==> inputs of 07-26 <==
// cpu
module cpu(
	input clk,
	input reset,
	input logic [15:0] i_mem_rddata,
	input logic i_mem_wait,  
	input logic i_mem_rddatavalid,  
	output logic [15:0] o_mem_wrdata,
	output logic [15:0] o_mem_addr,
	output logic o_mem_rd,
	output logic o_mem_wr
);
make LEC_CHECK=0 CAP_MARGIN=20 CORE_ASPECT_RATIO=0.55 CORE_MARGIN=10 CORE_UTILIZATION=53 CTS_CLUSTER_DIAMETER=358 CTS_CLUSTER_SIZE=12 GPL_TIMING_DRIVEN=0 MAX_ROUTING_LAYER=met5 PLACE_DENSITY_LB_ADDON=0.23 SLEW_MARGIN=15 finish   # period 5.3 ns
run.sh (not shown) runs the stock make flow with config.mk's settings and CLKGATE_MAP_FILE=.
==> inputs of 10-05, as changes to 07-26 <==
CORE_ASPECT_RATIO = not set   (was 0.55)
CORE_MARGIN = 2   (was 10)
CORE_UTILIZATION = 40   (was 53)
CTS_CLUSTER_DIAMETER = not set   (was 358)
CTS_CLUSTER_SIZE = 29   (was 12)
HOLD_SLACK_MARGIN = 0.17   (was not set)
PLACE_DENSITY_LB_ADDON = 0.29   (was 0.23)
SLEW_MARGIN = 20   (was 15)
==> flow/constraint.sdc (replaced) <==
create_clock -name core_clock -period 4.8 [get_ports {clk}]
set_input_delay 0.9600 -clock core_clock [delete_from_list [all_inputs] [get_ports {clk}]]
set_output_delay 0.9600 -clock core_clock [all_outputs]
set_load 0.01 [all_outputs]
==> inputs of 10-28, as changes to 07-26 <==
ABC_AREA = 1   (was not set)
CAP_MARGIN = 0   (was 20)
CORE_ASPECT_RATIO = 1.33   (was 0.55)
CORE_MARGIN = 2   (was 10)
CORE_UTILIZATION = 72   (was 53)
CTS_CLUSTER_DIAMETER = 318   (was 358)
CTS_CLUSTER_SIZE = 96   (was 12)
GPL_TIMING_DRIVEN = not set   (was 0)
HOLD_SLACK_MARGIN = -0.07   (was not set)
MAX_ROUTING_LAYER = not set   (was met5)
PLACE_DENSITY_LB_ADDON = not set   (was 0.23)
SLEW_MARGIN = 20   (was 15)
==> flow/constraint.sdc (replaced) <==
create_clock -name core_clock -period 2.13 [get_ports {clk}]
set_input_delay 0.4260 -clock core_clock [delete_from_list [all_inputs] [get_ports {clk}]]
set_output_delay 0.4260 -clock core_clock [all_outputs]
set_load 0.01 [all_outputs]
==> summary of the runs <==
- 07-26 went through all stages and came out clean. 10-28 died in global routing (5_1_grt) with DPL-0038. 10-05 produced a layout that fails on negative setup slack.
- Between 07-26 and 10-05, the lower sequential share of layout area is in 10-05 (gap 2.2 points).
- Between 10-05 and 07-26, the lower combinational power is in 07-26 (gap 14%, measured against 07-26).
- Between 07-26 and 10-05, the lower first-iteration DRC count is in 10-05 (gap 62%, measured against 10-05).
- Between 10-05 and 07-26, the lower non-clock buffer count is in 07-26 (gap 25).
- Sequential power: 07-26 is lower than 10-05 (8.4%).
- Against 07-26, the routed wire length of 10-05 is smaller by about 10%.
- Against 07-26, the cell count of 10-05 is higher by about 8%.
- In 10-05 the register-to-register slack is worse than in 07-26, by 0.15 ns.
- In 07-26 the count of clock-buffer cells in the layout is higher than in 10-05, by 5.
==> figures <==
quantity	07-26	10-05	10-28
Worst Setup Path Type	flip-flop to flip-flop	flip-flop to flip-flop	-
Post-place instance area	14300 sq um	14500 sq um	15700 sq um
Maximum frequency from static timing analysis	0.193 GHz	0.207 GHz	-
Number of setup buffers added after CTS	1	19	30
Count of plain and timing-repair buffers	156	181	-
Top routing layer in use	met4	met4	-
Yosys stat cell total	1398	1398	1568
Synthesis-to-finish area growth	15.1%	21.3%	-
Number of buffers and inverters on the critical path	2	2	-
Multi-input gates	1031	1031	-
Cell total after placement	1786	1900	2032
Detailed-routing iteration count for the pre-antenna-repair pass	6	6	-
Tool warnings	27	27	-
Total routed wirelength	52400 microns	47400 microns	-
Status	finished clean	failed layout checks	did not finish
Last stage reached	-	-	global routing (5_1_grt)
Violated checks	-	negative setup slack	-
Reported sequential group power	3.40 mW	3.71 mW	-
Number of violations of the max-capacitance limit	0	0	-
Yosys cell types	69	69	52
Insertion delay at the late pin of the worst-skew pair	0.57 ns	0.55 ns	-
No activity file was given, so power comes from the tool's default toggle rates.
